Design processor, start of the top module:
module processor
(
	input wire clk_i,
	input wire rst_i,
	input wire stall_i,
	output wire [31:0] addr_o,
	input wire [31:0] data_i,
	output wire [31:0] data_o,
	output wire [3:0] data_w_o,
	output wire [2:0] data_mode_o,
	input wire [7:0] extio_in,
	output wire [7:0] extio_out
);
==> flow/config.mk <==
export PLATFORM = sky130hd
export DESIGN_NAME = processor
export DESIGN_NICKNAME = processor
export VERILOG_FILES = /design/flow/design.v
export SDC_FILE = /design/flow/constraint.sdc
export NUM_CORES = 4
export LEC_CHECK = 0
export CAP_MARGIN = 20
export CORE_MARGIN = 2
export CORE_UTILIZATION = 65
export CTS_CLUSTER_DIAMETER = 32
export HOLD_SLACK_MARGIN = 0.3
export MAX_ROUTING_LAYER = met4
export SETUP_SLACK_MARGIN = 1.98
export SLEW_MARGIN = 20
==> flow/constraint.sdc <==
create_clock -name core_clock -period 9.79 [get_ports {clk_i}]
set_input_delay 1.9580 -clock core_clock [delete_from_list [all_inputs] [get_ports {clk_i}]]
set_output_delay 1.9580 -clock core_clock [all_outputs]
set_load 0.01 [all_outputs]
run.sh (not shown) runs the stock make flow with config.mk's settings and CLKGATE_MAP_FILE=.
The first run failed in global routing.
Change:
CORE_UTILIZATION = 61   (was 65)
HOLD_SLACK_MARGIN = unset   (was 0.3)
MAX_ROUTING_LAYER = unset   (was met4)
Effect: With this change the flow finished but failed the layout checks on capacitance limit, slew limit, setup timing; synthesized cell count does not change; synthesized area does not change; die size rose by a few percent.
Change:
CORE_UTILIZATION = 66   (was 61)
CTS_CLUSTER_DIAMETER = unset   (was 32)
MAX_ROUTING_LAYER = met4   (was unset)
SETUP_SLACK_MARGIN = unset   (was 1.98)
clock period = 8.4 ns   (was 9.79 ns; I/O delays follow)
This time the run stopped in global routing (GRT-0116).
Synthesized cell count stays the same.
Synthesized area does not change.
Die size fell by about 7.5%.
Change:
CTS_CLUSTER_DIAMETER = 252   (was unset)
CTS_CLUSTER_SIZE = 99   (was unset)
MAX_ROUTING_LAYER = unset   (was met4)
PLACE_DENSITY = 0.36   (was unset)
clock period = 7.07 ns   (was 8.4 ns; I/O delays follow)
Outcome: The changed run aborted during global routing. Synthesized cell count is unchanged. Synthesized area is unchanged. Die area is unchanged.
Change:
CORE_UTILIZATION = 23   (was 66)
CTS_CLUSTER_DIAMETER = unset   (was 252)
CTS_CLUSTER_SIZE = unset   (was 99)
PLACE_DENSITY = unset   (was 0.36)
clock period = 11.9 ns   (was 7.07 ns; I/O delays follow)
Outcome: With this change the flow finished with timing, DRC and antenna clean. Die size went up to 2.8 times its value. Synthesized cell count does not change. Area after synthesis is unchanged.
Change:
CORE_UTILIZATION = 48   (was 23)
SETUP_SLACK_MARGIN = 1.98   (was unset)
clock period = 7.14 ns   (was 11.9 ns; I/O delays follow)
The changed run reached the layout checks and failed them: setup timing.
Clock-buffer cell count grows by 7.
Non-clock buffer count grows by 738.
Core utilization grows by 36 points.
Synthesized cell count is unchanged.
Clock skew grows by 0.017 ns.
Global-route usage grows by 24 points.
Power grows by 80%.
Wire length grows by 1.1%.
Area after synthesis is unchanged.
Final cell count shrinks by 10%.
Final area grows by 11%.

* * *

## build 4
Starting RTL as in the previous note.
Settings: LEC_CHECK=0, CAP_MARGIN=20, CORE_MARGIN=2, CORE_UTILIZATION=71, CTS_CLUSTER_DIAMETER=67, CTS_CLUSTER_SIZE=35, GPL_ROUTABILITY_DRIVEN=1, MAX_ROUTING_LAYER=met5, MIN_ROUTING_LAYER=met1, PLACE_DENSITY_LB_ADDON=0.29, SETUP_SLACK_MARGIN=3.79, SLEW_MARGIN=20, TNS_END_PERCENT=10; clock period 12.9 ns.
Build 4 did not finish: a tool error stopped it during 5_1_grt.
Here is what was changed in the inputs of build 38 compared with build 4.
==> flow/config.mk <==
export PLATFORM = sky130hd
export DESIGN_NAME = processor
export DESIGN_NICKNAME = processor
export VERILOG_FILES = /design/flow/design.v
export SDC_FILE = /design/flow/constraint.sdc
export NUM_CORES = 4
export LEC_CHECK = 0
export CAP_MARGIN = 20
export CORE_MARGIN = 2
export CORE_UTILIZATION = 57
export CTS_CLUSTER_SIZE = 99
export SLEW_MARGIN = 20
==> flow/constraint.sdc <==
create_clock -name core_clock -period 7.07 [get_ports {clk_i}]
set_input_delay 1.4140 -clock core_clock [delete_from_list [all_inputs] [get_ports {clk_i}]]
set_output_delay 1.4140 -clock core_clock [all_outputs]
set_load 0.01 [all_outputs]
Notes after the runs:
On async set or reset register ratio after synthesis, build 4 and build 38 are neck and neck. [build 38 vs build 4] estimated wirelength of the detail-placed design: higher in build 38. No final results exist for build 4, since it was stopped by error GRT-0116 during 5_1_grt. Completing all stages was not enough for build 38: its layout failed the final checks because of setup timing. In the metrics for build 4 and build 38, the one carrying the lower setup fix buffers added after clock tree synthesis is build 38. Build 38 -> build 4: number of hold-repair buffers added at the cts stage delta 0, exact match. Between build 4 and build 38, the flow reports floorplan row count increasing by more than 10%. The run showing the greater weighted congestion at the end of routability-driven global placement is build 4. Summary — total clock buffers created by CTS, build 38 relative to build 4: higher, by 43. Floorplan die height delta for build 38 relative to build 4: 11% higher. Relative to build 4, starting utilization of the core area decreased by 14 points in build 38. On die outline area: between build 4 and build 38, it ends up higher for build 38.
For build 18, these inputs were changed with respect to build 38:
--- a/flow/config.mk
+++ b/flow/config.mk
@@ -8,5 +8,5 @@
 export CAP_MARGIN = 20
 export CORE_MARGIN = 2
-export CORE_UTILIZATION = 57
-export CTS_CLUSTER_SIZE = 99
+export CORE_UTILIZATION = 48
+export SETUP_SLACK_MARGIN = 1.9
 export SLEW_MARGIN = 20
==> flow/constraint.sdc <==
create_clock -name core_clock -period 7.13 [get_ports {clk_i}]
set_input_delay 1.4260 -clock core_clock [delete_from_list [all_inputs] [get_ports {clk_i}]]
set_output_delay 1.4260 -clock core_clock [all_outputs]
set_load 0.01 [all_outputs]
==> results <==
Instance tally after logic synthesis: build 18 vs build 38, no meaningful difference
In build 38 the implementation completed, yet the final layout does not meet the checks, the culprit being setup timing.
Build 18: flow complete, layout not clean; failing: capacitance limit, slew limit, setup timing
Sequential share of layout area was lower in the run labelled build 18.
Build 38 -> build 18: final weighted congestion in routability-driven placement decreased by a few percent
The following lists how build 65 was set up differently from build 18:
--- a/flow/config.mk
+++ b/flow/config.mk
@@ -8,5 +8,5 @@
 export CAP_MARGIN = 20
 export CORE_MARGIN = 2
-export CORE_UTILIZATION = 48
-export SETUP_SLACK_MARGIN = 1.9
+export CORE_UTILIZATION = 70
+export MAX_ROUTING_LAYER = met4
 export SLEW_MARGIN = 20
==> flow/constraint.sdc <==
create_clock -name core_clock -period 8.72 [get_ports {clk_i}]
set_input_delay 1.7440 -clock core_clock [delete_from_list [all_inputs] [get_ports {clk_i}]]
set_output_delay 1.7440 -clock core_clock [all_outputs]
set_load 0.01 [all_outputs]
Findings:
- For number of placed cells counting well taps, dividing the value from build 18 by the value from build 65 gives 1.14.
- Of build 18 and build 65, build 18 shows the lower total setup buffers inserted after CTS, with build 65 above it.
- Build 65 vs build 18: post-cts gate resize count down in build 65
- To summarise build 18: no stage aborted, but the layout did not pass its checks, failing on capacitance limit, slew limit, setup timing.
- Build 65: it failed during 5_1_grt, and the tool reported GRT-0116.
- Final HPWL from detailed placement | build 65 below build 18
- Looking only at chip width, and setting everything else aside, the lower value of build 18 and build 65 goes to build 65.
- Compared with build 18, build 65 shows area of the die that has gone down by more than a quarter.
- Comparing build 18 and build 65, worst setup slack before clock tree synthesis is higher on build 65.
Power and IR drop assume default switching activity.
